==> flow/design.v <==
module PE(
    input           clk,
    input           rst_n,
    input           done,
    input [7:0]     west_in,
    input [7:0]     north_in,
    output reg [7:0]    east_out,
    output reg [7:0]    south_out,
    output reg [31:0]   result
);
reg [31:0] mult_res;
always @(negedge clk or negedge rst_n) begin
    if(!rst_n) begin
        east_out <= 8'b0;
        south_out <= 8'b0;
        result <= 32'b0;
        mult_res <= 32'b0;
    end
    else if(done) begin
        mult_res <= 32'b0;
        result <= 32'b0;
    end
    else begin
        mult_res <= west_in * north_in;
        result <= result + mult_res;
        east_out <= west_in;
        south_out <= north_in;
    end
end
endmodule
module TPU(
    clk,
    rst_n,
    in_valid,
    K,
    M,
    N,
    busy,
    A_wr_en,
    A_index,
    A_data_in,
    A_data_out,
    B_wr_en,
    B_index,
    B_data_in,
    B_data_out,
    C_wr_en,
    C_index,
    C_data_in,
    C_data_out
);
input               clk;
input               rst_n;
input               in_valid;
input [7:0]         K;
input [7:0]         M;
input [7:0]         N;
output reg          busy;
output reg          A_wr_en;
output reg [15:0]   A_index;
output reg [31:0]   A_data_in;
input      [31:0]   A_data_out;
output reg          B_wr_en;
output reg [15:0]   B_index;
output reg [31:0]   B_data_in;
input      [31:0]   B_data_out;
output reg          C_wr_en;
output reg [15:0]   C_index;
output reg [127:0]  C_data_in;
input      [127:0]  C_data_out;
integer i, j;
reg     done;
wire [7:0]      east_out[3:0][3:0];
wire [7:0]      south_out[3:0][3:0];
wire [127:0]    result[3:0];
reg [7:0]   A_data_reg [3:0][3:0];
reg [7:0]   B_data_reg [3:0][3:0];
reg [15:0]  counter;
reg [7:0]   K_reg, M_per_compute, M_reg, N_per_compute, N_reg;
reg [7:0]   M_div, M_mod, N_div, N_mod;
reg [7:0]   row_grp, col_grp;
PE P00(clk, rst_n, done, A_data_reg[0][0], B_data_reg[0][0], east_out[0][0], south_out[0][0], result[0][127:96]);
PE P01(clk, rst_n, done, east_out[0][0], B_data_reg[1][0], east_out[0][1], south_out[0][1], result[0][95:64]);
PE P02(clk, rst_n, done, east_out[0][1], B_data_reg[2][0], east_out[0][2], south_out[0][2], result[0][63:32]);
PE P03(clk, rst_n, done, east_out[0][2], B_data_reg[3][0], east_out[0][3], south_out[0][3], result[0][31:0]);
PE P10(clk, rst_n, done, A_data_reg[1][0], south_out[0][0], east_out[1][0], south_out[1][0], result[1][127:96]);
PE P11(clk, rst_n, done, east_out[1][0], south_out[0][1], east_out[1][1], south_out[1][1], result[1][95:64]);
PE P12(clk, rst_n, done, east_out[1][1], south_out[0][2], east_out[1][2], south_out[1][2], result[1][63:32]);
PE P13(clk, rst_n, done, east_out[1][2], south_out[0][3], east_out[1][3], south_out[1][3], result[1][31:0]);
PE P20(clk, rst_n, done, A_data_reg[2][0], south_out[1][0], east_out[2][0], south_out[2][0], result[2][127:96]);
PE P21(clk, rst_n, done, east_out[2][0], south_out[1][1], east_out[2][1], south_out[2][1], result[2][95:64]);
PE P22(clk, rst_n, done, east_out[2][1], south_out[1][2], east_out[2][2], south_out[2][2], result[2][63:32]);
PE P23(clk, rst_n, done, east_out[2][2], south_out[1][3], east_out[2][3], south_out[2][3], result[2][31:0]);
PE P30(clk, rst_n, done, A_data_reg[3][0], south_out[2][0], east_out[3][0], south_out[3][0], result[3][127:96]);
PE P31(clk, rst_n, done, east_out[3][0], south_out[2][1], east_out[3][1], south_out[3][1], result[3][95:64]);
PE P32(clk, rst_n, done, east_out[3][1], south_out[2][2], east_out[3][2], south_out[3][2], result[3][63:32]);
PE P33(clk, rst_n, done, east_out[3][2], south_out[2][3], east_out[3][3], south_out[3][3], result[3][31:0]);
always @ (posedge clk or negedge rst_n) begin
    if(!rst_n) begin
        busy <= 1'b0;
        done <= 1'b0;
        A_wr_en <= 1'b0;
        A_index <= 16'b0;
        A_data_in <= 32'b0;
        B_wr_en <= 1'b0;
        B_index <= 16'b0;
        B_data_in <= 32'b0;
        C_wr_en <= 1'b0;
        C_index <= 16'b0;
        C_data_in <= 128'b0;
        counter <= 16'b0;
        K_reg <= 8'b0;
        M_reg <= 8'b0;
        N_reg <= 8'b0;
        for(i=0; i<4; i=i+1) begin
            for(j=0; j<4; j=j+1) begin
                A_data_reg[i][j] <= 8'b0;
                B_data_reg[i][j] <= 8'b0;
            end
        end
    end
    else if(in_valid) begin
        busy <= 1'b1;
        done <= 1'b0;
        M_reg <= M;
        K_reg <= K;
        N_reg <= N;
        M_mod = M % 4;
        N_mod = N % 4;
        M_div = (M_mod == 0 ? M/4 : M/4 + 1);
        N_div = (N_mod == 0 ? N/4 : N/4 + 1);
        col_grp <= 8'b0;
        row_grp <= 8'b0;
    end
    else if(busy) begin
        done = 1'b0;
        N_per_compute = (col_grp+1 == N_div && N_mod != 0 ? N_mod : 4);
        M_per_compute = (row_grp+1 == M_div && M_mod != 0 ? M_mod : 4);
        for(i=0; i<4; i=i+1) begin
            A_data_reg[i][0] = A_data_reg[i][1];
            A_data_reg[i][1] = A_data_reg[i][2];
            A_data_reg[i][2] = A_data_reg[i][3];
            A_data_reg[i][3] = 8'b0;
            B_data_reg[i][0] = B_data_reg[i][1];
            B_data_reg[i][1] = B_data_reg[i][2];
            B_data_reg[i][2] = B_data_reg[i][3];
            B_data_reg[i][3] = 8'b0;
        end
        if(counter < K_reg) begin
            A_data_reg[0][0] = A_data_out[31: 24];
            A_data_reg[1][1] = A_data_out[23: 16];
            A_data_reg[2][2] = A_data_out[15: 8];
            A_data_reg[3][3] = A_data_out[7: 0];
            B_data_reg[0][0] = B_data_out[31: 24];
            B_data_reg[1][1] = B_data_out[23: 16];
            B_data_reg[2][2] = B_data_out[15: 8];
            B_data_reg[3][3] = B_data_out[7: 0];
        end
        if(counter < K_reg) begin
            A_index = A_index + 1;
            B_index = B_index + 1;
        end
        else begin
            A_index = (row_grp+1 == M_div ? 16'b0 : K_reg * (row_grp + 1));
            B_index = (row_grp+1 == M_div ? K_reg * (col_grp + 1) : K_reg * col_grp);
        end
        if(counter >= K_reg + N_per_compute) begin
            C_wr_en = 1'b1;
            C_index = col_grp * M_reg + row_grp * 4 + counter - K_reg - N_per_compute;
            C_data_in = result[counter - K_reg - N_per_compute];
        end
        else begin
            C_wr_en = 1'b0;
            C_index = 16'b0;
        end
        counter <= counter + 1;
        if(counter == K_reg + M_per_compute + N_per_compute) begin
            if(row_grp+1 == M_div && col_grp+1 == N_div) begin
                busy <= 1'b0;
                A_index = 16'b0;
                B_index = 16'b0;
            end
            else if(row_grp+1 < M_div) begin
                row_grp = row_grp + 1;
            end
            else if(row_grp+1 == M_div) begin
                col_grp = col_grp + 1;
                row_grp = 0;
            end
            done = 1'b1;
            counter <= 8'b0;
        end
    end
end
endmodule
==> flow/run.sh <==
#!/bin/bash
# the make line also repeats each setting of config.mk as NAME=value (left out here)
make -C /OpenROAD-flow-scripts/flow DESIGN_CONFIG=/design/flow/config.mk WORK_HOME=/design/flow/orfs CLKGATE_MAP_FILE= finish
==> flow/config.mk <==
export PLATFORM = sky130hd
export DESIGN_NAME = TPU
export DESIGN_NICKNAME = TPU
export VERILOG_FILES = /design/flow/design.v
export SDC_FILE = /design/flow/constraint.sdc
export NUM_CORES = 4
export LEC_CHECK = 0
export CAP_MARGIN = 15
export CORE_MARGIN = 2
export CORE_UTILIZATION = 70
export CTS_CLUSTER_DIAMETER = 28
export CTS_CLUSTER_SIZE = 15
export MAX_ROUTING_LAYER = met4
export SETUP_SLACK_MARGIN = 1.51
export SLEW_MARGIN = 20
==> flow/constraint.sdc <==
create_clock -name core_clock -period 5.56 [get_ports {clk}]
set_input_delay 1.1120 -clock core_clock [delete_from_list [all_inputs] [get_ports {clk}]]
set_output_delay 1.1120 -clock core_clock [all_outputs]
set_load 0.01 [all_outputs]
==> flow_summary.toml, run 1 <==
# implementation run metrics
[run_status]
status = "complete, but fails checks"
so_faults = "antenna rules, setup timing"

[setup_path]
cp_num_cells = 20
crit_path_start_kind = "register"
crit_chain = "buf_6, and2_4, ha_4, fa_1, ha_1, inv_2, fa_1, inv_2, buf_4, buf_6, ha_4, a21o_1, a21oi_2, o21bai_4, a2111o_1, a41oi_2, buf_4, buf_4, xor2_1, nor2_1"
end_kind = "register"
reg2reg_from = "B_data_reg[11][2]"
crit_family = "adder cells"
cpMaxStageDelayCell = "fa_1"
critPathBufInv = 7
cp.arrival_ps = 5350
reg2reg_depth = 20
crit_path_end = "P01.mult_res[12]"
crit_path_frequent_cell = "buf_4"
path_max_fanout = 6
crit_required_ps = 3490
startpoint = "B_data_reg[11][2]"
max_stage_delay_ps = 530
worst-setup-path-type = "reg -> reg"
rr_endpoint = "P01.mult_res[12]"
r2r_slack_ps = -1860

[power]
p_comb_share_pct = 55.3
total_power_mw = 83.74
power.leakage_nw = 66.32
p_switching_mw = 35.94
seq_power_share_pct = 20.5
p_clk_share_pct = 24.2
clk-power_mw = 20.3
power_leader = "combinational cells"
p_seq_mw = 17.2
swShare_pct = 42.92
p_comb_mw = 46.3
ir_drop_mv = 0.6425
intPower_mw = 47.80
power.density_nw_per_um2 = 620.5

[global_routing]
grt-ovfl-total = 0
grt_pass1_vias = 94181
grt_max_degree = 168
grt_util_met2_pct = 64.95
antenna_found_initial = 28
grt_pass1_wl_mm = 513.1
grt.total_usage_pct = 42.35
grt-busiest-layer = "met2"
use_met3_pct = 9.702
met1_usage_pct = 54.09

[route]
route.detailed.drc = 0
first_iter_violations = 9377
via_count = 91067
drt_wl_total_mm = 342.2
drt-vias-per-instance = 6.312
wl_per_cell_um = 23.72
ant_nets = 1
drt-pass1-iter-count = 9

[yosys]
synth-edff-count = 34
synthCells = 11148
syn_avg_cell_area_um2 = 9.780
yosys-top-cells-count = "nand2_1 (1,393), inv_1 (1,143), ha_1 (1,025)"
most_common_cell = "nand2_1"
yosysUniqueCellTypes = 95
yosysWarnings = 6
top_area_share_pct = 22.03
synth.logic.top_family = "adder cells"
yosysCellCount = 11148
yosys-stat-area_um2 = 109000
synthFlopType = "dfrtn_1"
async_flop_share_pct = 97.51
numSynthFlops = 1365
ys_sh_aoi_pct = 8.187
synth.area.top_cells = "dfrtn_1 (22%), fa_1 (14%), ha_1 (12%)"
ys_seq_share_pct = 31.48
ys_sh_adder_pct = 26.21
yosys.area.top_type = "dfrtn_1"
synthSimpleGateAreaFrac_pct = 16.45
ys_sh_xor_pct = 4.882
syn-cell-area_um2 = 109000
mux_share_pct = 6.649

[sta]
fin_ws_ps = -1861
clock_skew_ps = 104.2
worst_pin_slew_ps = 1176
setup_viol = 93
final_max_slew_viol_count = 0
hold_viol = 0
max_slew_margin_pct = 20.57
grt_setup_unrepaired = "yes"

[clocking]
ctsRootBufferMaster = "clkbuf_16"
cts_tree = "yes"
clkLatencyLatePin_ps = 960
cts_buffers = 341
clk_pin_slew_worst_paths_ps = 50
clk_path_buf_depth = 4
cts_hold_buf = 0
cts_sinks = 1365
ctsHtreeMaxLevel = 5

[die]
num_io_pins = 463
die_h_um = 398.7
die_w_um = 398.7
core_area_um2 = 154400
die-area_um2 = 158900
rows = 144
fp_util_pct = 70.61

[final_layout]
nNetsFinal = 14123
synthToLayoutAreaGrowth_pct = 23.79

[job]
cap_violations = 0
log.warning_count = 189

[placed_design]
port_buffers = 268
place_ws_ps = -1723
place_congestion = 0.9771
dp_hpwl_mm = 226.5

[hold_path]
hp-class = "in -> async"
## metrics by stage
step	instances	hold slack [ps]	utilization (%)	cell area [um2]	setup TNS, ps
3_3_place_gp	13556	450.9	76.70	118400	-84850
5_1_grt	14420	83.01	87.40	134900	-113660
2_1_floorplan	11214	438.6	-	111200	-71610
3_5_place_dp	13556	446.0	76.70	118400	-89740
6_report	14428	66.03	87.41	135000	-103630
4_1_cts	14291	54.98	85.80	132500	-92640
## metal layers
layer	vias to the layer above	part of all wire (%)
met5	-	0
li1	38829	-
met3	1539	10
met4	0	5.5
met1	45175	38
met2	5524	47
## final cells by class
class	count	area, um2
inverter	1144	4317
sequential	1365	34360
clock buffer	445	9635
antenna	24	60.06
timing repair buffer	1075	10030
fill	7256	19440
multi-input combinational	8165	71980
tap	2044	2557
clock inverter	166	2031
## timing repair
item	4_1_cts	5_1_grt
cloned	0	1
buffers inserted	124	112
setup endpoints to repair	1164	1164
pin swaps	279	219
gates resized	321	328
==> run 2: changes to the inputs <==
CAP_MARGIN = 20   (was 15)
CORE_UTILIZATION = 58   (was 70)
CTS_CLUSTER_DIAMETER = unset   (was 28)
CTS_CLUSTER_SIZE = unset   (was 15)
MAX_ROUTING_LAYER = unset   (was met4)
SETUP_SLACK_MARGIN = unset   (was 1.51)
clock period = 5.47 ns   (was 5.56 ns; I/O delays follow)
==> flow_summary.toml, run 2 <==
# implementation run metrics
[power]
power_leader = "combinational cells"
intPower_mw = 39.32
power.density_nw_per_um2 = 553.8
total_power_mw = 70.24
ir_drop_mv = 0.5328
p_switching_mw = 30.92
p_clk_share_pct = 15.6
seq_power_share_pct = 24.4
swShare_pct = 44.02
p_comb_share_pct = 60.0
power.leakage_nw = 62.45
p_seq_mw = 17.1
p_comb_mw = 42.1
clk-power_mw = 11.0

[die]
num_io_pins = 463
fp_util_pct = 58.24
core_area_um2 = 187200
die-area_um2 = 191500
die_h_um = 437.6
die_w_um = 437.6
rows = 159

[placed_design]
place_congestion = 0.9191
place_ws_ps = -1757
dp_hpwl_mm = 231.0
placed_cells = 14105
port_buffers = 268

[yosys]
yosys-stat-area_um2 = 109000
syn_avg_cell_area_um2 = 9.780
yosys.area.top_type = "dfrtn_1"
syn-cell-area_um2 = 109000
ys_sh_adder_pct = 26.21
yosysCellCount = 11148
synth-edff-count = 34
synth.logic.top_family = "adder cells"
yosysWarnings = 6
numSynthFlops = 1365
synthSimpleGateAreaFrac_pct = 16.45
ys_seq_share_pct = 31.48
yosys-top-cells-count = "nand2_1 (1,393), inv_1 (1,143), ha_1 (1,025)"
top_area_share_pct = 22.03
synthCells = 11148
async_flop_share_pct = 97.51
ys_sh_xor_pct = 4.882
yosysUniqueCellTypes = 95
most_common_cell = "nand2_1"
synth.area.top_cells = "dfrtn_1 (22%), fa_1 (14%), ha_1 (12%)"
synthFlopType = "dfrtn_1"
ys_sh_aoi_pct = 8.187
mux_share_pct = 6.649

[final_layout]
layout.cells.non_filler = 14473
fin_util_pct = 67.75
fillers = 14775
nNetsFinal = 13871
synthToLayoutAreaGrowth_pct = 16.33

[setup_path]
crit_path_end = "P10.mult_res[15]"
crit_path_frequent_cell = "fa_1"
end_kind = "register"
cpMaxStageDelayCell = "fa_1"
cp.arrival_ps = 5060
crit_required_ps = 3310
critPathBufInv = 2
rr_endpoint = "P10.mult_res[15]"
worst-setup-path-type = "reg -> reg"
crit_family = "adder cells"
crit_path_start_kind = "register"
cp_num_cells = 15
max_stage_delay_ps = 550
reg2reg_depth = 15
crit_chain = "and2_4, fa_2, fa_1, inv_2, fa_1, inv_2, fa_1, ha_4, a21oi_2, nor2b_1, o21a_1, o41ai_2, o21ai_1, a31oi_1, mux2_2"
reg2reg_from = "A_data_reg[11][3]"
path_max_fanout = 4
startpoint = "A_data_reg[11][3]"
r2r_slack_ps = -1750

[run_status]
so_faults = "setup timing"
status = "complete, but fails checks"

[global_routing]
antenna_found_initial = 15
grt-ovfl-total = 0
grt_pass1_vias = 84164
grt.total_usage_pct = 31.09
grt_max_degree = 131
grt_pass1_wl_mm = 471.0

[clocking]
clk_pin_slew_worst_paths_ps = 60
clk_path_buf_depth = 3
ctsHtreeMaxLevel = 4
cts_sinks = 1365
clkLatencyLatePin_ps = 830
ctsRootBufferMaster = "clkbuf_16"
cts_tree = "yes"
cts_buffers = 161

[sta]
hold_viol = 0
setup_viol = 89
worst_hold_slack_ps = 446.6
clock_skew_ps = 119.9
final_max_slew_viol_count = 0
max_slew_margin_pct = 19.50
fin_ws_ps = -1754
worst_pin_slew_ps = 1177
grt_setup_unrepaired = "yes"

[route]
via_count = 82131
first_iter_violations = 5503
ant_nets = 0
route.detailed.drc = 0
wl_per_cell_um = 20.38
drt-vias-per-instance = 5.675
drt-pass1-iter-count = 9
drt_wl_total_mm = 295.0

[job]
log.warning_count = 171
cap_violations = 0

[hold_path]
hp-class = "in -> async"
## run 2: area by class of cell
| type | count | area, um2 | share of cell area (%) |
|---|---|---|---|
| inverters | 1144 | 4309 | 3.397 |
| flip-flops and latches | 1365 | 34350 | 27.08 |
| well taps | 2495 | 3122 | 2.461 |
| clock buffers | 230 | 4666 | 3.679 |
| clock inverters | 67 | 723.2 | 0.5702 |
| repair buffers | 1004 | 9164 | 7.225 |
| diodes | 4 | 10.01 | 0.007892 |
| multi-input cells | 8164 | 70490 | 55.58 |
## run 2: metrics by stage
stage,instance area [um2],TNS (ps)
4_1_cts,125700,-95070
3_3_place_gp,119000,-92030
6_report,126800,-95480
3_5_place_dp,119000,-95630
2_1_floorplan,110100,-75310
5_1_grt,126800,-109290
## run 2: repair_timing
action,4_1_cts,5_1_grt
hold buffers,0,0
buffers inserted,60,42
gates cloned,0,1
gates resized,224,210
endpoints found under the hold margin,0,0
endpoints found under the setup margin,99,149
pin swaps,170,168
## run 2: routing by layer
metal	vias to the layer above	routed length, um	global-route usage [%]
met5	-	47	0
met4	6	8019	8.281
met2	2241	136100	49.20
met1	41272	133700	44.74
met3	441	17130	4.829
li1	38171	-	-
==> run 3: changes to the inputs <==
ABC_AREA = 1   (was unset)
CELL_PAD_IN_SITES_GLOBAL_PLACEMENT = 1   (was unset)
CORE_ASPECT_RATIO = 1.89   (was unset)
CORE_MARGIN = 5   (was 2)
CORE_UTILIZATION = 40   (was 58)
GPL_ROUTABILITY_DRIVEN = 0   (was unset)
GPL_TIMING_DRIVEN = 0   (was unset)
MAX_ROUTING_LAYER = met4   (was unset)
SETUP_SLACK_MARGIN = 1.68   (was unset)
clock period = 10.0 ns   (was 5.47 ns; I/O delays follow)
==> flow_summary.toml, run 3 <==
# implementation run metrics
[sta]
setup_viol = 0
final_max_slew_viol_count = 0
clock_skew_ps = 85.24
max_slew_margin_pct = 17.51
worst_pin_slew_ps = 1237
finalSetupTns_ps = 0
grt_setup_unrepaired = "yes"
hold_viol = 0

[yosys]
synthSimpleGateAreaFrac_pct = 19.32
synth.area.top_cells = "dfrtn_1 (21%), fa_1 (14%), nand2_1 (12%)"
yosys.area.top_type = "dfrtn_1"
most_common_cell = "nand2_1"
ys_sh_adder_pct = 25.57
ys_seq_share_pct = 30.72
yosys-top-cells-count = "nand2_1 (3,535), inv_1 (2,710), o21ai_0 (1,031)"
syn-cell-area_um2 = 111800
numSynthFlops = 1365
yosysWarnings = 6
ys_sh_xor_pct = 1.685
synth-edff-count = 34
synth.logic.top_family = "adder cells"
yosysUniqueCellTypes = 61
top_area_share_pct = 21.50
async_flop_share_pct = 97.51
syn_avg_cell_area_um2 = 7.746
synthFlopType = "dfrtn_1"
synthCells = 14427
mux_share_pct = 0
yosysCellCount = 14427
ys_sh_aoi_pct = 10.90
yosys-stat-area_um2 = 111800

[die]
rows = 266
core_area_um2 = 277900
fp_util_pct = 40.21
die_w_um = 394.5
die-area_um2 = 290600
num_io_pins = 463
die_h_um = 736.7

[setup_path]
max_stage_delay_ps = 540
reg2reg_from = "B_data_reg[11][2]"
crit_path_frequent_cell = "fa_1"
critPathBufInv = 5
reg2reg_depth = 20
rr_endpoint = "P01.mult_res[14]"
cp.arrival_ps = 5270
worst-setup-path-type = "reg -> reg"
startpoint = "B_data_reg[11][2]"
crit_chain = "buf_8, nand2_4, fa_1, fa_1, inv_1, fa_1, inv_1, fa_1, inv_2, ha_4, nand2_4, o221ai_4, nand2_1, nand4_1, nand2_1, inv_2, o21ai_1, nand2_1, o21ai_2, a21oi_4"
path_max_fanout = 9
crit_required_ps = 5710
cp_num_cells = 20
crit_path_end = "P01.mult_res[14]"
r2r_slack_ps = 440
end_kind = "register"
cpMaxStageDelayCell = "fa_1"
crit_path_start_kind = "register"
crit_family = "adder cells"

[route]
route.detailed.drc = 0
drt-vias-per-instance = 5.210
drt_wl_total_mm = 476.4
first_iter_violations = 5370
via_count = 99349
drt-pass1-iter-count = 6
ant_nets = 0
wl_per_cell_um = 24.98

[power]
swShare_pct = 41.50
p_seq_mw = 7.26
clk-power_mw = 6.19
power.leakage_nw = 69.65
seq_power_share_pct = 32.4
power_leader = "combinational cells"
power.density_nw_per_um2 = 170.7
p_comb_share_pct = 39.9
p_clk_share_pct = 27.7
p_comb_mw = 8.94
p_switching_mw = 9.294
intPower_mw = 13.10
ir_drop_mv = 0.3693

[clocking]
clkLatencyLatePin_ps = 850
clk_path_buf_depth = 4
cts_buffers = 154
clk_pin_slew_worst_paths_ps = 60
cts_tree = "yes"
cts_sinks = 1365
cts_hold_buf = 0
ctsRootBufferMaster = "clkbuf_16"
ctsHtreeMaxLevel = 4

[global_routing]
grt_max_degree = 145
grt_pass1_wl_mm = 684.4
grt-ovfl-total = 0
antenna_found_initial = 45
grt_pass1_vias = 103979
grt.total_usage_pct = 33.22

[hold_path]
hold_path_end = "P21.result[26]"
min_path_cells = 1
hp-class = "reg -> reg"
hp-start = "P21.result[26]"

[run_status]
status = "finished clean"

[final_layout]
synthToLayoutAreaGrowth_pct = 17.37
fillers = 27937
fin_util_pct = 47.20
nNetsFinal = 17188
layout.cells.non_filler = 19069

[placed_design]
dp_hpwl_mm = 388.3
placed_cells = 18415
port_buffers = 267

[job]
cap_violations = 0
log.warning_count = 201
-- run 3: layout make-up --
class	count	area, um2	share of cell area [%]
Buffer	676	3872	2.952
Timing Repair Buffer	508	5445	4.151
Tap cell	3618	4527	3.451
Sequential cell	1365	34330	26.17
Multi-Input combinational cell	9732	67010	51.09
Clock buffer	202	4372	3.333
Clock inverter	67	892.1	0.6802
Antenna cell	181	452.9	0.3453
Inverter	2720	10270	7.828
-- run 3: what timing repair did --
item | CTS | global route
endpoints found under the hold margin | 0 | 0
pin swaps | 192 | 174
buffers inserted | 144 | 55
cloned | 0 | 4
endpoints found under the setup margin | 611 | 677
gates resized | 346 | 334
-- run 3: per-layer routing --
layer | vias to the layer above | global-route usage, % | routed length [um]
met4 | 0 | 33.05 | 62540
li1 | 46704 | - | -
met2 | 2668 | 60.27 | 247100
met5 | - | - | 0
met3 | 1195 | 3.274 | 17420
met1 | 48782 | 29.58 | 149400
-- run 3: per-stage QoR --
step	hold slack [ps]	setup WS (ps)	area, um2	power [mW]
after CTS	403.6	476.8	129100	22.55
after detailed placement	401.1	-215.0	121100	16.24
after global placement	404.4	-62230	120100	16.19
after global routing	412.0	287.1	131100	23.71
after floorplan	376.3	1151	112900	12.37
final	403.0	437.9	131200	22.39
==> run 4: changes to the inputs <==
CAP_MARGIN = 15   (was 20)
CELL_PAD_IN_SITES_GLOBAL_PLACEMENT = unset   (was 1)
CORE_ASPECT_RATIO = unset   (was 1.89)
CORE_MARGIN = 2   (was 5)
CORE_UTILIZATION = 72   (was 40)
CTS_CLUSTER_DIAMETER = 47   (was unset)
CTS_CLUSTER_SIZE = 74   (was unset)
GPL_ROUTABILITY_DRIVEN = unset   (was 0)
GPL_TIMING_DRIVEN = unset   (was 0)
HOLD_SLACK_MARGIN = 0.27   (was unset)
MAX_ROUTING_LAYER = unset   (was met4)
SETUP_SLACK_MARGIN = -0.25   (was 1.68)
clock period = 5.47 ns   (was 10.0 ns; I/O delays follow)
==> flow_summary.toml, run 4 <==
# implementation run metrics
[run_status]
status = "complete, but fails checks"
so_faults = "setup timing"

[route]
first_iter_violations = 11812
drt-pass1-iter-count = 10
ant_nets = 0
drt-vias-per-instance = 6.045
drt_wl_total_mm = 346.0
route.detailed.drc = 0
wl_per_cell_um = 20.29
via_count = 103073

[power]
intPower_mw = 23.60
p_comb_share_pct = 37.9
power.density_nw_per_um2 = 311.8
p_switching_mw = 16.46
power.leakage_nw = 69.64
clk-power_mw = 11.5
p_seq_mw = 13.4
swShare_pct = 41.09
p_comb_mw = 15.2
ir_drop_mv = 0.4166
total_power_mw = 40.06
p_clk_share_pct = 28.8
power_leader = "combinational cells"
seq_power_share_pct = 33.3

[global_routing]
antenna_found_initial = 15
grt-ovfl-total = 0
grt_pass1_vias = 102860
grt_max_degree = 141
grt_pass1_wl_mm = 535.7
grt.total_usage_pct = 42.58

[final_layout]
fillers = 9324
final_area_um2 = 128500
fin_util_pct = 83.39
layout.area.comb_um2 = 67160
layout.cells.non_filler = 17052
synthToLayoutAreaGrowth_pct = 14.95
nNetsFinal = 16898
regArea_um2 = 34360

[yosys]
syn-cell-area_um2 = 111800
most_common_cell = "nand2_1"
async_flop_share_pct = 97.51
yosysCellCount = 14427
ys_sh_xor_pct = 1.685
synthSimpleGateAreaFrac_pct = 19.32
top_area_share_pct = 21.50
synthCells = 14427
synth.area.top_cells = "dfrtn_1 (21%), fa_1 (14%), nand2_1 (12%)"
ys_seq_share_pct = 30.72
ys_sh_aoi_pct = 10.90
mux_share_pct = 0
yosysWarnings = 6
yosys.area.top_type = "dfrtn_1"
synth-edff-count = 34
numSynthFlops = 1365
yosysUniqueCellTypes = 61
syn_avg_cell_area_um2 = 7.746
synth.logic.top_family = "adder cells"
yosys-stat-area_um2 = 111800
ys_sh_adder_pct = 25.57
synthFlopType = "dfrtn_1"
yosys-top-cells-count = "nand2_1 (3,535), inv_1 (2,710), o21ai_0 (1,031)"

[die]
rows = 144
die_h_um = 398.0
die_w_um = 398.0
die-area_um2 = 158400
num_io_pins = 463
core_area_um2 = 154000
fp_util_pct = 72.55

[placed_design]
placed_area_um2 = 119300
place_congestion = 1.014
place_ws_ps = -1529
dp_hpwl_mm = 247.0
placed_cells = 16644
port_buffers = 268

[clocking]
ctsHtreeMaxLevel = 4
cts_tree = "yes"
clk_path_buf_depth = 3
clk_pin_slew_worst_paths_ps = 50
cts_buffers = 158
clkLatencyLatePin_ps = 860
cts_sinks = 1365
ctsRootBufferMaster = "clkbuf_16"
cts_hold_buf = 0

[setup_path]
crit_path_frequent_cell = "fa_1"
startpoint = "B_data_reg[3][5]"
path_max_fanout = 4
critPathBufInv = 4
r2r_slack_ps = -1750
crit_path_start_kind = "register"
crit_family = "adder cells"
crit_chain = "buf_6, nand2_4, fa_1, fa_1, inv_2, fa_1, fa_2, ha_4, inv_6, nor4_4, nand3_1, nand4_1, nand2_1, inv_2, o21ai_1, nand2_1, a21oi_1"
crit_required_ps = 3350
reg2reg_from = "B_data_reg[3][5]"
cp.arrival_ps = 5090
rr_endpoint = "P03.mult_res[14]"
reg2reg_depth = 17
max_stage_delay_ps = 570
cp_num_cells = 17
crit_path_end = "P03.mult_res[14]"
worst-setup-path-type = "reg -> reg"
cpMaxStageDelayCell = "fa_1"
end_kind = "register"

[sta]
setup_viol = 87
clock_skew_ps = 119.7
final_max_slew_viol_count = 0
worst_hold_slack_ps = 399.5
finalSetupTns_ps = -97020
fin_ws_ps = -1746
max_slew_margin_pct = 37.15
hold_viol = 0
worst_pin_slew_ps = 942.8
grt_setup_unrepaired = "yes"

[hold_path]
hp-class = "reg -> reg"
hold_path_end = "P12.result[31]"
hp-start = "P12.result[31]"
min_path_cells = 1

[job]
cap_violations = 0
log.warning_count = 186
[run 4: final cells by class]
class                           count  area share (%)
Clock inverter                    124           1.222
Inverter                         2720           7.998
Timing Repair Buffer              890           6.538
Antenna cell                        4        0.007792
Sequential cell                  1365           26.75
Tap cell                         2044           1.991
Clock buffer                      173           3.217
Multi-Input combinational cell   9732           52.28
[run 4: per-layer routing]
metal	vias up	track usage [%]	part of all wire, %
li1	45982	-	-
met1	49153	52.67	36
met2	6248	68.56	46
met3	1670	9.647	11
met4	20	25.20	7.1
met5	-	0.6053	0.074
[run 4: what timing repair did]
action | 4_1_cts | 5_1_grt
setup buffers | 84 | 72
resized | 405 | 352
hold endpoints to repair | 0 | 0
endpoints found under the setup margin | 85 | 147
pin swaps | 188 | 218
==> run 5: changes to the inputs <==
ABC_AREA = unset   (was 1)
CAP_MARGIN = 20   (was 15)
CORE_UTILIZATION = 40   (was 72)
CTS_CLUSTER_DIAMETER = unset   (was 47)
CTS_CLUSTER_SIZE = unset   (was 74)
HOLD_SLACK_MARGIN = unset   (was 0.27)
SETUP_SLACK_MARGIN = unset   (was -0.25)
clock period = 10.0 ns   (was 5.47 ns; I/O delays follow)
==> flow_summary.toml, run 5 <==
# implementation run metrics
[run_status]
status = "finished clean"

[die]
die_w_um = 526.1
fp_util_pct = 40.23
num_io_pins = 463
rows = 191
die-area_um2 = 276800
core_area_um2 = 271000
die_h_um = 526.1

[power]
power.density_nw_per_um2 = 292.4
intPower_mw = 19.88
p_switching_mw = 15.60
p_clk_share_pct = 18.0
swShare_pct = 43.97
power.leakage_nw = 59.20
power_leader = "combinational cells"
p_comb_share_pct = 54.9
ir_drop_mv = 0.2712
clk-power_mw = 6.40
p_comb_mw = 19.5
seq_power_share_pct = 27.0
p_seq_mw = 9.59

[clocking]
ctsHtreeMaxLevel = 4
cts_buffers = 172
cts_tree = "yes"
clkLatencyLatePin_ps = 860
clk_path_buf_depth = 4
ctsRootBufferMaster = "clkbuf_16"
cts_hold_buf = 0
clk_pin_slew_worst_paths_ps = 60
cts_sinks = 1365
cts_setup_buffers = 0

[setup_path]
path_max_fanout = 6
crit_family = "adder cells"
end_kind = "register"
crit_path_start_kind = "register"
cpMaxStageDelayCell = "fa_1"
reg2reg_from = "B_data_reg[11][2]"
reg2reg_depth = 15
max_stage_delay_ps = 530
worst-setup-path-type = "reg -> reg"
crit_path_end = "P01.mult_res[15]"
crit_chain = "and2_1, fa_1, fa_1, inv_1, fa_1, inv_1, fa_1, ha_1, a21oi_1, nor2b_1, o21a_1, o41ai_1, o21ai_0, a31oi_1, mux2_2"
crit_required_ps = 5660
critPathBufInv = 2
cp_num_cells = 15
cp.arrival_ps = 5440
r2r_slack_ps = 210
crit_path_frequent_cell = "fa_1"
startpoint = "B_data_reg[11][2]"
rr_endpoint = "P01.mult_res[15]"

[yosys]
yosysUniqueCellTypes = 95
ys_sh_aoi_pct = 8.187
top_area_share_pct = 22.03
syn_avg_cell_area_um2 = 9.780
ys_sh_xor_pct = 4.882
synthSimpleGateAreaFrac_pct = 16.45
synth.area.top_cells = "dfrtn_1 (22%), fa_1 (14%), ha_1 (12%)"
ys_sh_adder_pct = 26.21
yosys.area.top_type = "dfrtn_1"
synthCells = 11148
async_flop_share_pct = 97.51
yosys-top-cells-count = "nand2_1 (1,393), inv_1 (1,143), ha_1 (1,025)"
yosysWarnings = 6
yosys-stat-area_um2 = 109000
synth-edff-count = 34
ys_seq_share_pct = 31.48
mux_share_pct = 6.649
most_common_cell = "nand2_1"
syn-cell-area_um2 = 109000
numSynthFlops = 1365
yosysCellCount = 11148
synthFlopType = "dfrtn_1"
synth.logic.top_family = "adder cells"

[global_routing]
antenna_found_initial = 26
grt.total_usage_pct = 20.44
grt-ovfl-total = 0
grt_pass1_vias = 81547
grt_max_degree = 168
grt_pass1_wl_mm = 456.5

[placed_design]
placed_cells = 14651
dp_hpwl_mm = 215.1
port_buffers = 268
place_congestion = 0.8991

[job]
log.warning_count = 196
cap_violations = 0

[sta]
max_slew_margin_pct = 22.44
grt_setup_unrepaired = "no"
hold_viol = 0
setup_viol = 0
final_max_slew_viol_count = 0
finalSetupTns_ps = 0
clock_skew_ps = 74.80
worst_pin_slew_ps = 1155

[hold_path]
hold_path_end = "B_data_reg[7][6]"
min_path_cells = 2
hp-class = "reg -> reg"
hp-start = "B_data_reg[6][6]"

[final_layout]
nNetsFinal = 13287
layout.cells.non_filler = 14973
synthToLayoutAreaGrowth_pct = 11.28
fillers = 25752

[route]
met3WireLength_mm = 16.52
drt-vias-per-instance = 5.290
route.detailed.drc = 0
drt-pass1-iter-count = 6
top_layer_used = "met5"
first_iter_violations = 5281
dr_wl_met2_mm = 125.8
ant_nets = 0
drt_wl_total_mm = 282.8
met1_length_mm = 134.2
via_count = 79211
wl_per_cell_um = 18.89
## run 5: metrics by stage
stage / power, mW / worst slack (ps) / util, % / hold slack [ps] / cell area (um2)
5_1_grt: 38.63 / 4.179 / 44.76 / 457.8 / 121300
4_1_cts: 35.65 / 77.63 / 44.73 / 443.8 / 121200
6_report: 35.48 / 213.6 / 44.77 / 443.5 / 121300
2_1_floorplan: 23.18 / 386.0 / - / 438.6 / 109300
3_3_place_gp: 28.45 / 203.2 / 42.61 / 453.0 / 115500
3_5_place_dp: 28.96 / 129.1 / 42.61 / 454.5 / 115500
## run 5: cell type report
class,instances,area [um2],area share (%)
repair buffers,409,4031,3.323
well taps,3570,4467,3.682
flip-flops and latches,1365,34330,28.30
diodes,14,35.03,0.02887
clock buffers,243,4967,4.094
multi-input cells,8164,68420,56.39
clock inverters,64,778.2,0.6414
inverters,1144,4294,3.539
## run 5: timing repair
item / CTS / global route
resized: 0 / 8
endpoints found under the hold margin: 0 / 0
setup endpoints to repair: 0 / 8
## run 5: routing by layer
layer  GRT usage [%]  vias up
met4           4.819       16
li1                -    36992
met1           29.96    39825
met2           31.58     1986
met5               0        -
met3           3.187      392
==> run 6: changes to the inputs <==
ABC_AREA = 1   (was unset)
CELL_PAD_IN_SITES_DETAIL_PLACEMENT = 1   (was unset)
CELL_PAD_IN_SITES_GLOBAL_PLACEMENT = 1   (was unset)
CORE_ASPECT_RATIO = 0.74   (was unset)
CORE_UTILIZATION = 66   (was 40)
CTS_CLUSTER_DIAMETER = 117   (was unset)
CTS_CLUSTER_SIZE = 26   (was unset)
GPL_ROUTABILITY_DRIVEN = 0   (was unset)
GPL_TIMING_DRIVEN = 0   (was unset)
PLACE_DENSITY_LB_ADDON = 0.23   (was unset)
SETUP_SLACK_MARGIN = 0.07   (was unset)
clock period = 8.41 ns   (was 10.0 ns; I/O delays follow)
==> flow_summary.toml, run 6 <==
# physical design summary
[run_status]
status = "did not finish"
failed_stage = "3_1_place_gp_skip_io"
error_line = "[ERROR FLW-0024] Place density exceeds 1.0 (current PLACE_DENSITY_LB_ADDON =  0.23). Please check if the value of  PLACE_DENSITY_LB_ADDON is between 0 and 0.99."

[yosys]
most_common_cell = "nand2_1"
ys_sh_aoi_pct = 10.90
ys_seq_share_pct = 30.72
ys_sh_xor_pct = 1.685
ys_sh_adder_pct = 25.57
synthSimpleGateAreaFrac_pct = 19.32
yosysCellCount = 14427
synth.logic.top_family = "adder cells"
synthFlopType = "dfrtn_1"
syn-cell-area_um2 = 111800
synth-edff-count = 34
numSynthFlops = 1365
syn_avg_cell_area_um2 = 7.746
yosys.area.top_type = "dfrtn_1"
yosys-top-cells-count = "nand2_1 (3,535), inv_1 (2,710), o21ai_0 (1,031)"
async_flop_share_pct = 97.51
synthCells = 14427
mux_share_pct = 0
yosys-stat-area_um2 = 111800
yosysWarnings = 6
top_area_share_pct = 21.50
yosysUniqueCellTypes = 61
synth.area.top_cells = "dfrtn_1 (21%), fa_1 (14%), nand2_1 (12%)"

[die]
die_h_um = 358.0
die_w_um = 482.4
rows = 129
core_area_um2 = 167700
fp_util_pct = 66.64
die-area_um2 = 172700
==> run 7: changes to the inputs <==
ABC_AREA = unset   (was 1)
CAP_MARGIN = 35   (was 20)
CELL_PAD_IN_SITES_DETAIL_PLACEMENT = 0   (was 1)
CELL_PAD_IN_SITES_GLOBAL_PLACEMENT = unset   (was 1)
CORE_ASPECT_RATIO = 0.6   (was 0.74)
CORE_UTILIZATION = 64   (was 66)
CTS_CLUSTER_DIAMETER = 153   (was 117)
CTS_CLUSTER_SIZE = unset   (was 26)
GPL_ROUTABILITY_DRIVEN = unset   (was 0)
GPL_TIMING_DRIVEN = unset   (was 0)
HOLD_SLACK_MARGIN = 0.0   (was unset)
PLACE_DENSITY_LB_ADDON = unset   (was 0.23)
SETUP_SLACK_MARGIN = unset   (was 0.07)
clock period = 10.0 ns   (was 8.41 ns; I/O delays follow)
==> flow_summary.toml, run 7 <==
# implementation run metrics
[run_status]
status = "finished clean"

[yosys]
ys_sh_xor_pct = 4.882
numSynthFlops = 1365
synthCells = 11148
yosysUniqueCellTypes = 95
async_flop_share_pct = 97.51
yosysWarnings = 6
synthFlopType = "dfrtn_1"
synth.logic.top_family = "adder cells"
yosys.area.top_type = "dfrtn_1"
yosysCellCount = 11148
yosys-stat-area_um2 = 109000
mux_share_pct = 6.649
ys_seq_share_pct = 31.48
most_common_cell = "nand2_1"
syn-cell-area_um2 = 109000
ys_sh_adder_pct = 26.21
yosys-top-cells-count = "nand2_1 (1,393), inv_1 (1,143), ha_1 (1,025)"
top_area_share_pct = 22.03
synthSimpleGateAreaFrac_pct = 16.45
ys_sh_aoi_pct = 8.187
synth-edff-count = 34
syn_avg_cell_area_um2 = 9.780
synth.area.top_cells = "dfrtn_1 (22%), fa_1 (14%), ha_1 (12%)"

[clocking]
cts_sinks = 1365
ctsRootBufferMaster = "clkbuf_16"
clk_pin_slew_worst_paths_ps = 60
cts_buffers = 149
cts_tree = "yes"
ctsHtreeMaxLevel = 4
clk_path_buf_depth = 4
clkLatencyLatePin_ps = 830

[setup_path]
worst-setup-path-type = "reg -> reg"
max_stage_delay_ps = 590
reg2reg_depth = 16
cpMaxStageDelayCell = "dfrtp_1"
r2r_slack_ps = 250
rr_endpoint = "P30.mult_res[15]"
crit_family = "adder cells"
critPathBufInv = 4
cp.arrival_ps = 5390
crit_chain = "nand2_1, fa_1, fa_1, inv_1, fa_1, inv_1, fa_1, inv_1, ha_1, inv_1, o21ai_0, and2_1, o41ai_2, o21ai_1, a31oi_1, mux2_2"
crit_required_ps = 5630
end_kind = "register"
cp_num_cells = 16
reg2reg_from = "A_data_reg[3][4]"
crit_path_end = "P30.mult_res[15]"
path_max_fanout = 9
crit_path_start_kind = "register"
startpoint = "A_data_reg[3][4]"

[route]
wl_per_cell_um = 21.24
first_iter_violations = 7516
drt-pass1-iter-count = 6
drt-vias-per-instance = 5.956
route.detailed.drc = 0
drt_wl_total_mm = 289.9
via_count = 81269
ant_nets = 0

[sta]
final_max_slew_viol_count = 0
clock_skew_ps = 50.06
setup_viol = 0
hold_viol = 0
worst_hold_slack_ps = 451.4
max_slew_margin_pct = 28.85
worst_pin_slew_ps = 1067

[placed_design]
placed_area_um2 = 114100
place_congestion = 0.9359
dp_hpwl_mm = 221.5
port_buffers = 268
placed_cells = 13363

[power]
p_seq_mw = 9.65
power.leakage_nw = 59.03
p_comb_share_pct = 56.3
ir_drop_mv = 0.5852
swShare_pct = 44.81
clk-power_mw = 5.79
p_clk_share_pct = 16.4
power.density_nw_per_um2 = 296.5
intPower_mw = 19.52
power_leader = "combinational cells"
p_switching_mw = 15.85
seq_power_share_pct = 27.3
p_comb_mw = 19.9

[global_routing]
grt-ovfl-total = 0
antenna_found_initial = 16
grt_pass1_vias = 79559
grt.total_usage_pct = 33.69
grt_pass1_wl_mm = 457.8
grt_max_degree = 163

[job]
cap_violations = 0
log.warning_count = 183

[die]
fp_util_pct = 64.37
num_io_pins = 463
core_area_um2 = 169400
die_w_um = 536.9
die-area_um2 = 173800
die_h_um = 323.7
rows = 117

[hold_path]
hp-class = "reg -> reg"
hp-start = "B_data_reg[1][3]"
min_path_cells = 2
hold_path_end = "B_data_reg[2][3]"

[final_layout]
fillers = 12778
synthToLayoutAreaGrowth_pct = 9.421
layout.cells.non_filler = 13646
final_area_um2 = 119300
nNetsFinal = 13299
fin_util_pct = 70.44
run 7: metrics by stage:
step           setup TNS [ps]  worst slack, ps  power, mW
2_1_floorplan               0            386.0      23.18
3_3_place_gp                0            161.5      28.46
3_5_place_dp                0            90.50      29.11
4_1_cts                     0            44.97      35.10
5_1_grt                -31.50           -23.17      38.21
6_report                    0            246.5      35.37
run 7: metal layers:
| layer | GRT usage (%) | wire length (um) |
|---|---|---|
| met1 | 54.56 | 139200 |
| met2 | 44.92 | 115100 |
| met3 | 8.161 | 29190 |
| met4 | 7.544 | 6266 |
| met5 | 0 | 65 |
run 7: layout make-up:
cell class | instances | area (um2) | area share, %
Antenna cell | 5 | 12.51 | 0.01049
Clock buffer | 213 | 4284 | 3.591
Clock inverter | 50 | 683.2 | 0.5726
Inverter | 1144 | 4294 | 3.599
Multi-Input combinational cell | 8164 | 68420 | 57.35
Sequential cell | 1365 | 34340 | 28.78
Tap cell | 2261 | 2829 | 2.371
Timing Repair Buffer | 444 | 4439 | 3.721
run 7: timing repair:
| action | CTS | global route |
|---|---|---|
| buffers inserted | 0 | 0 |
| hold endpoints to repair | 0 | 0 |
| endpoints found under the setup margin | 0 | 9 |
| hold buffers | 0 | 0 |
| gates resized | 0 | 14 |
==> run 8: changes to the inputs <==
ABC_AREA = 0   (was unset)
CAP_MARGIN = 15   (was 35)
CELL_PAD_IN_SITES_DETAIL_PLACEMENT = unset   (was 0)
CORE_ASPECT_RATIO = unset   (was 0.6)
CORE_UTILIZATION = 72   (was 64)
CTS_CLUSTER_DIAMETER = 397   (was 153)
CTS_CLUSTER_SIZE = 17   (was unset)
HOLD_SLACK_MARGIN = unset   (was 0.0)
MAX_ROUTING_LAYER = met4   (was unset)
SETUP_SLACK_MARGIN = -0.52   (was unset)
clock period = 5.47 ns   (was 10.0 ns; I/O delays follow)
==> flow_summary.toml, run 8 <==
# implementation run metrics
[power]
swShare_pct = 46.33
power.density_nw_per_um2 = 546.8
seq_power_share_pct = 25.7
clk-power_mw = 6.90
power_leader = "combinational cells"
p_switching_mw = 31.01
p_seq_mw = 17.2
intPower_mw = 35.93
ir_drop_mv = 0.5069
power.leakage_nw = 60.66
p_comb_share_pct = 64.0
p_comb_mw = 42.8
p_clk_share_pct = 10.3

[sta]
worst_hold_slack_ps = 207.8
final_max_slew_viol_count = 0
hold_viol = 0
max_slew_margin_pct = 20.61
grt_setup_unrepaired = "yes"
fin_ws_ps = -1775
worst_pin_slew_ps = 1182
clock_skew_ps = 97.70
setup_viol = 133

[route]
drt-vias-per-instance = 6.158
ant_nets = 0
drt_wl_total_mm = 300.2
via_count = 84951
drt-pass1-iter-count = 6
first_iter_violations = 7523
route.detailed.drc = 0
wl_per_cell_um = 21.76

[clocking]
ctsHtreeMaxLevel = 3
cts_buffers = 90
cts_hold_buf = 0
clk_pin_slew_worst_paths_ps = 90
clk_path_buf_depth = 3
cts_sinks = 1365
cts_tree = "yes"
clkLatencyLatePin_ps = 770
ctsRootBufferMaster = "clkbuf_16"

[yosys]
yosys-top-cells-count = "nand2_1 (1,393), inv_1 (1,143), ha_1 (1,025)"
synth.area.top_cells = "dfrtn_1 (22%), fa_1 (14%), ha_1 (12%)"
ys_sh_aoi_pct = 8.187
yosys-stat-area_um2 = 109000
syn_avg_cell_area_um2 = 9.780
synth.logic.top_family = "adder cells"
synthSimpleGateAreaFrac_pct = 16.45
yosys.area.top_type = "dfrtn_1"
synthFlopType = "dfrtn_1"
yosysUniqueCellTypes = 95
ys_sh_adder_pct = 26.21
top_area_share_pct = 22.03
mux_share_pct = 6.649
most_common_cell = "nand2_1"
ys_sh_xor_pct = 4.882
yosysWarnings = 6
ys_seq_share_pct = 31.48
syn-cell-area_um2 = 109000
yosysCellCount = 11148
synth-edff-count = 34
synthCells = 11148
async_flop_share_pct = 97.51
numSynthFlops = 1365

[setup_path]
cpMaxStageDelayCell = "fa_1"
reg2reg_from = "B_data_reg[11][2]"
rr_endpoint = "P01.mult_res[15]"
max_stage_delay_ps = 550
crit_path_end = "P01.mult_res[15]"
crit_chain = "and2_4, fa_2, fa_1, inv_2, fa_1, inv_2, fa_1, ha_4, a21oi_4, nor2b_4, o21a_1, o41ai_2, o21ai_1, a31oi_1, mux2_2"
reg2reg_depth = 15
crit_required_ps = 3250
crit_path_frequent_cell = "fa_1"
r2r_slack_ps = -1780
crit_family = "adder cells"
path_max_fanout = 7
end_kind = "register"
startpoint = "B_data_reg[11][2]"
crit_path_start_kind = "register"
critPathBufInv = 2
cp.arrival_ps = 5030
worst-setup-path-type = "reg -> reg"
cp_num_cells = 15

[final_layout]
synthToLayoutAreaGrowth_pct = 12.28
nNetsFinal = 13739
fillers = 9167
fin_util_pct = 81.54
final_area_um2 = 122400

[placed_design]
place_ws_ps = -1752
dp_hpwl_mm = 227.4
port_buffers = 268
placed_area_um2 = 117500
place_congestion = 0.9999

[die]
rows = 142
fp_util_pct = 72.62
core_area_um2 = 150100
die_w_um = 393.1
num_io_pins = 463
die-area_um2 = 154600
die_h_um = 393.1

[job]
cap_violations = 0
log.warning_count = 174

[run_status]
so_faults = "setup timing"
status = "complete, but fails checks"

[global_routing]
grt_pass1_wl_mm = 473.6
grt.total_usage_pct = 40.30
antenna_found_initial = 27
grt_pass1_vias = 86983
grt-ovfl-total = 0
grt_max_degree = 168

[hold_path]
hp-class = "in -> async"
==> run 8: through the flow <==
| stage | TNS (ps) | instances | total power [mW] |
|---|---|---|---|
| after floorplan | -77590 | 11214 | 42.69 |
| after global placement | -91370 | 13565 | 54.44 |
| after detailed placement | -97230 | 13565 | 56.18 |
| after CTS | -103520 | 13761 | 64.82 |
| after global routing | -142760 | 13796 | 71.68 |
| final | -107520 | 13796 | 66.94 |
==> run 8: layout make-up <==
cell class	count	area, um2	share of cell area [%]
inverter	1144	4309	3.520
clock buffer	139	2457	2.007
sequential	1365	34350	28.06
tap	2016	2522	2.061
clock inverter	7	127.6	0.1043
timing repair buffer	943	8615	7.037
antenna	18	45.04	0.03680
multi-input combinational	8164	69990	57.18
==> run 8: what timing repair did <==
item / CTS / global route
pin swaps: 190 / 181
setup buffers: 94 / 53
setup endpoints to repair: 75 / 88
resized: 213 / 184
==> run 8: metal layers <==
layer	GRT usage (%)	share of wire [%]
met1	54.61	41
met2	61.18	47
met3	8.056	9.2
met4	13.81	3.6
met5	-	0
==> run 9: changes to the inputs <==
ABC_AREA = unset   (was 0)
CAP_MARGIN = 20   (was 15)
CORE_UTILIZATION = 51   (was 72)
CTS_CLUSTER_DIAMETER = unset   (was 397)
CTS_CLUSTER_SIZE = unset   (was 17)
MAX_ROUTING_LAYER = unset   (was met4)
SETUP_SLACK_MARGIN = unset   (was -0.52)
clock period = 8.98 ns   (was 5.47 ns; I/O delays follow)
==> flow_summary.toml, run 9 <==
# implementation run metrics
[die]
rows = 169
die_h_um = 466.4
fp_util_pct = 51.36
die_w_um = 466.4
num_io_pins = 463
die-area_um2 = 217500
core_area_um2 = 212300

[hold_path]
hp-class = "reg -> reg"
hold_path_end = "B_data_reg[11][7]"
hp-start = "B_data_reg[10][7]"
min_path_cells = 2

[setup_path]
reg2reg_depth = 15
crit_path_frequent_cell = "fa_1"
cp.arrival_ps = 5150
reg2reg_from = "B_data_reg[7][4]"
crit_chain = "and2_4, fa_2, fa_1, inv_2, fa_1, inv_2, fa_1, ha_4, a21oi_4, nor2b_1, o21a_1, o41ai_4, o21ai_2, a31oi_2, mux2_4"
end_kind = "register"
crit_path_end = "P02.mult_res[15]"
critPathBufInv = 2
cpMaxStageDelayCell = "fa_1"
crit_required_ps = 5080
crit_family = "adder cells"
max_stage_delay_ps = 560
crit_path_start_kind = "register"
r2r_slack_ps = -80
rr_endpoint = "P02.mult_res[15]"
worst-setup-path-type = "reg -> reg"
startpoint = "B_data_reg[7][4]"
cp_num_cells = 15
path_max_fanout = 5

[yosys]
synth.area.top_cells = "dfrtn_1 (22%), fa_1 (14%), ha_1 (12%)"
synthFlopType = "dfrtn_1"
ys_sh_xor_pct = 4.882
yosys-top-cells-count = "nand2_1 (1,393), inv_1 (1,143), ha_1 (1,025)"
ys_sh_aoi_pct = 8.187
synthCells = 11148
most_common_cell = "nand2_1"
yosysUniqueCellTypes = 95
yosys-stat-area_um2 = 109000
ys_sh_adder_pct = 26.21
async_flop_share_pct = 97.51
syn-cell-area_um2 = 109000
syn_avg_cell_area_um2 = 9.780
synth-edff-count = 34
ys_seq_share_pct = 31.48
numSynthFlops = 1365
yosysCellCount = 11148
synth.logic.top_family = "adder cells"
synthSimpleGateAreaFrac_pct = 16.45
yosys.area.top_type = "dfrtn_1"
top_area_share_pct = 22.03
yosysWarnings = 6
mux_share_pct = 6.649

[route]
route.detailed.drc = 0
ant_nets = 0
wl_per_cell_um = 19.68
drt-vias-per-instance = 5.561
via_count = 79698
first_iter_violations = 5207
drt-pass1-iter-count = 6
drt_wl_total_mm = 282.0

[clocking]
ctsHtreeMaxLevel = 4
cts_sinks = 1365
clk_path_buf_depth = 3
clk_pin_slew_worst_paths_ps = 60
cts_buffers = 162
clkLatencyLatePin_ps = 830
cts_tree = "yes"
cts_hold_buf = 0
ctsRootBufferMaster = "clkbuf_16"

[placed_design]
dp_hpwl_mm = 215.1
place_congestion = 0.9196
placed_cells = 13995
port_buffers = 268

[global_routing]
grt.total_usage_pct = 26.15
antenna_found_initial = 14
grt_max_degree = 147
grt-ovfl-total = 0
grt_pass1_wl_mm = 453.4
grt_pass1_vias = 80716

[sta]
final_max_slew_viol_count = 0
setup_viol = 3
finalSetupTns_ps = -120.3
worst_pin_slew_ps = 1127
fin_ws_ps = -76.45
hold_viol = 0
grt_setup_unrepaired = "yes"
clock_skew_ps = 115.0
max_slew_margin_pct = 24.84

[power]
intPower_mw = 22.56
p_seq_mw = 10.6
swShare_pct = 44.14
power_leader = "combinational cells"
clk-power_mw = 7.01
seq_power_share_pct = 26.3
power.density_nw_per_um2 = 331.1
ir_drop_mv = 0.2138
power.leakage_nw = 59.80
p_comb_share_pct = 56.3
p_switching_mw = 17.83
p_clk_share_pct = 17.3
p_comb_mw = 22.8

[final_layout]
layout.cells.non_filler = 14331
fillers = 18477
synthToLayoutAreaGrowth_pct = 11.90
nNetsFinal = 13405

[run_status]
status = "complete, but fails checks"
so_faults = "setup timing"

[job]
log.warning_count = 178
cap_violations = 0
[run 9: repair_timing]
action | in CTS | in global routing
setup buffers | 12 | 25
gates cloned | 0 | 0
pin swaps | 27 | 96
hold endpoints to repair | 0 | 0
setup endpoints to repair | 18 | 31
resized | 44 | 136
[run 9: layout make-up]
cell class / count / area [um2] / share of cell area [%]
antenna: 2 / 5.005 / 0.004102
clock buffer: 228 / 4710 / 3.860
clock inverter: 70 / 942.2 / 0.7722
inverter: 1144 / 4297 / 3.522
multi-input combinational: 8164 / 69050 / 56.60
sequential: 1365 / 34350 / 28.15
tap: 2821 / 3530 / 2.893
timing repair buffer: 537 / 5121 / 4.198
[run 9: stage by stage]
step	hold WS (ps)	power (mW)	setup slack [ps]	instance area, um2	util (%)
after floorplan	438.6	25.83	-16.83	109300	-
after CTS	438.0	40.15	-72.68	121300	57.13
after detailed placement	455.6	32.74	-56.19	115300	54.33
after global routing	480.7	43.88	-165.8	122000	57.47
final	435.7	40.39	-76.45	122000	57.47
after global placement	447.8	32.19	-43.73	115300	54.33
[run 9: routing by layer]
| metal | track usage, % | up-vias | routed length, um |
|---|---|---|---|
| li1 | - | 37224 | - |
| met1 | 38.87 | 40213 | 134100 |
| met2 | 40.09 | 1910 | 125900 |
| met3 | 4.128 | 347 | 15550 |
| met4 | 6.208 | 4 | 6439 |
| met5 | 0 | - | 26 |
==> run 10: changes to the inputs <==
CORE_UTILIZATION = 72   (was 51)
CTS_CLUSTER_DIAMETER = 81   (was unset)
CTS_CLUSTER_SIZE = 30   (was unset)
PLACE_DENSITY = 0.35   (was unset)
SETUP_SLACK_MARGIN = 2.36   (was unset)
clock period = 7.92 ns   (was 8.98 ns; I/O delays follow)
==> flow_summary.toml, run 10 <==
# implementation run metrics
[run_status]
status = "complete, but fails checks"
so_faults = "setup timing"

[yosys]
synth.logic.top_family = "adder cells"
most_common_cell = "nand2_1"
yosysCellCount = 11148
synth-edff-count = 34
yosysUniqueCellTypes = 95
syn_avg_cell_area_um2 = 9.780
yosys-stat-area_um2 = 109000
synth.area.top_cells = "dfrtn_1 (22%), fa_1 (14%), ha_1 (12%)"
yosysWarnings = 6
mux_share_pct = 6.649
synthCells = 11148
async_flop_share_pct = 97.51
syn-cell-area_um2 = 109000
ys_seq_share_pct = 31.48
numSynthFlops = 1365
yosys-top-cells-count = "nand2_1 (1,393), inv_1 (1,143), ha_1 (1,025)"
yosys.area.top_type = "dfrtn_1"
synthSimpleGateAreaFrac_pct = 16.45
ys_sh_adder_pct = 26.21
top_area_share_pct = 22.03
synthFlopType = "dfrtn_1"
ys_sh_xor_pct = 4.882
ys_sh_aoi_pct = 8.187

[setup_path]
crit_path_end = "P03.mult_res[15]"
critPathBufInv = 3
rr_endpoint = "P03.mult_res[15]"
path_max_fanout = 6
crit_family = "adder cells"
reg2reg_depth = 17
crit_required_ps = 4490
crit_chain = "buf_4, and2_4, fa_2, inv_2, fa_1, inv_2, ha_4, fa_1, ha_4, a21o_1, a21oi_4, nor2b_2, o21a_1, o41ai_4, o21ai_2, a31oi_1, mux2_2"
r2r_slack_ps = -620
crit_path_start_kind = "register"
reg2reg_from = "B_data_reg[3][4]"
end_kind = "register"
worst-setup-path-type = "reg -> reg"
cp.arrival_ps = 5110
cpMaxStageDelayCell = "fa_1"
startpoint = "B_data_reg[3][4]"
cp_num_cells = 17
max_stage_delay_ps = 520

[final_layout]
fin_util_pct = 83.06
nNetsFinal = 13650
synthToLayoutAreaGrowth_pct = 14.37
layout.cells.non_filler = 13719

[clocking]
clkLatencyLatePin_ps = 770
cts_sinks = 1365
cts_buffers = 85
clk_pin_slew_worst_paths_ps = 110
cts_tree = "yes"
ctsHtreeMaxLevel = 3
ctsRootBufferMaster = "clkbuf_16"
cts_hold_buf = 0
clk_path_buf_depth = 3

[global_routing]
grt_max_degree = 118
antenna_found_initial = 26
grt-ovfl-total = 0
grt_pass1_wl_mm = 472.8
grt.total_usage_pct = 39.01
grt_pass1_vias = 87288

[power]
p_comb_mw = 30.0
power.leakage_nw = 60.90
swShare_pct = 46.87
p_clk_share_pct = 11.5
intPower_mw = 25.22
seq_power_share_pct = 25.3
ir_drop_mv = 0.3872
p_comb_share_pct = 63.2
p_switching_mw = 22.24
clk-power_mw = 5.44
total_power_mw = 47.46
power.density_nw_per_um2 = 380.6
p_seq_mw = 12.0
power_leader = "combinational cells"

[die]
die-area_um2 = 154600
die_h_um = 393.1
num_io_pins = 463
fp_util_pct = 72.62
die_w_um = 393.1
core_area_um2 = 150100
rows = 142

[hold_path]
hp-class = "reg -> reg"
hold_path_end = "A_data_reg[11][7]"
hp-start = "A_data_reg[10][7]"
min_path_cells = 2

[sta]
final_max_slew_viol_count = 0
grt_setup_unrepaired = "yes"
setup_viol = 49
max_slew_margin_pct = 16.63
worst_pin_slew_ps = 1251
hold_viol = 0
fin_ws_ps = -616.1
clock_skew_ps = 83.78

[placed_design]
port_buffers = 268
dp_hpwl_mm = 214.1
place_ws_ps = -574.3
place_congestion = 0.9581
placed_cells = 13322

[route]
ant_nets = 0
wl_per_cell_um = 22.34
drt_wl_total_mm = 306.5
drt-vias-per-instance = 6.265
drt-pass1-iter-count = 8
route.detailed.drc = 0
via_count = 85955
first_iter_violations = 7693

[job]
cap_violations = 0
log.warning_count = 171
run 10: area by class of cell:
cell class	count	area [um2]
inverter	1144	4312
fill	8641	25440
tap	2016	2522
clock buffer	91	2181
sequential	1365	34360
timing repair buffer	858	8851
clock inverter	69	1124
multi-input combinational	8165	71310
antenna	11	27.53
run 10: through the flow:
step           cell area [um2]  hold slack, ps  TNS (ps)
5_1_grt                 124700           492.0    -23430
6_report                124700           474.0    -17250
4_1_cts                 122900           472.9    -13510
3_3_place_gp            116300           448.6     -9675
2_1_floorplan           110800           438.6     -4437
3_5_place_dp            116300           448.4    -11700
run 10: timing repair:
action                                  4_1_cts  5_1_grt
endpoints found under the setup margin     1653     1210
setup buffers                               143       56
cloned                                       23        4
gates resized                               345      279
pin swaps                                   197      162
run 10: per-layer routing:
layer | share of wire, % | global-route usage [%]
met2 | 46 | 61.08
met5 | 0.066 | 0
met3 | 9.6 | 8.325
met4 | 4.6 | 15.44
met1 | 40 | 53.50
==> run 11: changes to the inputs <==
CTS_CLUSTER_DIAMETER = unset   (was 81)
CTS_CLUSTER_SIZE = 21   (was 30)
PLACE_DENSITY = unset   (was 0.35)
SETUP_SLACK_MARGIN = unset   (was 2.36)
clock period = 2.43 ns   (was 7.92 ns; I/O delays follow)
==> flow_summary.toml, run 11 <==
# physical design summary
[die]
core_area_um2 = 150100
num_io_pins = 463
fp_util_pct = 72.62
die_w_um = 393.1
rows = 142
die-area_um2 = 154600
die_h_um = 393.1

[yosys]
ys_sh_xor_pct = 4.882
yosys-stat-area_um2 = 109000
syn-cell-area_um2 = 109000
top_area_share_pct = 22.03
most_common_cell = "nand2_1"
async_flop_share_pct = 97.51
yosys.area.top_type = "dfrtn_1"
synthSimpleGateAreaFrac_pct = 16.45
mux_share_pct = 6.649
synth-edff-count = 34
synth.area.top_cells = "dfrtn_1 (22%), fa_1 (14%), ha_1 (12%)"
ys_sh_aoi_pct = 8.187
yosysUniqueCellTypes = 95
yosysCellCount = 11148
synthCells = 11148
syn_avg_cell_area_um2 = 9.780
ys_sh_adder_pct = 26.21
yosysWarnings = 6
ys_seq_share_pct = 31.48
yosys-top-cells-count = "nand2_1 (1,393), inv_1 (1,143), ha_1 (1,025)"
synthFlopType = "dfrtn_1"
numSynthFlops = 1365
synth.logic.top_family = "adder cells"

[run_status]
failed_stage = "5_1_grt"
error_line = "[ERROR GRT-0116] Global routing finished with congestion. Check the congestion regions in the DRC Viewer."
status = "did not finish"

[placed_design]
port_buffers = 268
place_congestion = 0.9940
placed_area_um2 = 130800
dp_hpwl_mm = 271.1
placed_cells = 15078

[clocking]
cts_sinks = 1365
ctsHtreeMaxLevel = 4
cts_buffers = 150
clk_path_buf_depth = 3
ctsRootBufferMaster = "clkbuf_16"

[global_routing]
grt-ovfl-total = 538
grt.total_usage_pct = 84.69
-- run 11: through the flow --
| stage | TNS (ps) | util [%] | setup slack [ps] |
|---|---|---|---|
| after CTS | -1264890 | 94.33 | -3282 |
| after floorplan | -1088470 | - | -3169 |
| after global placement | -1074580 | 87.11 | -3241 |
| after detailed placement | -1164630 | 87.11 | -3389 |
-- run 11: what timing repair did --
item | CTS
pin swaps | 550
buffers inserted | 246
hold endpoints to repair | 91
gates cloned | 10
resized | 864
endpoints found under the setup margin | 1232
hold buffers | 1
-- run 11: layer usage --
| metal | GRT overflow | global-route usage [%] |
|---|---|---|
| met2 | 250 | 96.57 |
| met1 | 27 | 82.15 |
| met3 | 53 | 76.46 |
| met4 | 201 | 83.64 |
| met5 | 7 | 61.40 |
Power is estimated from default activity; no workload was simulated.
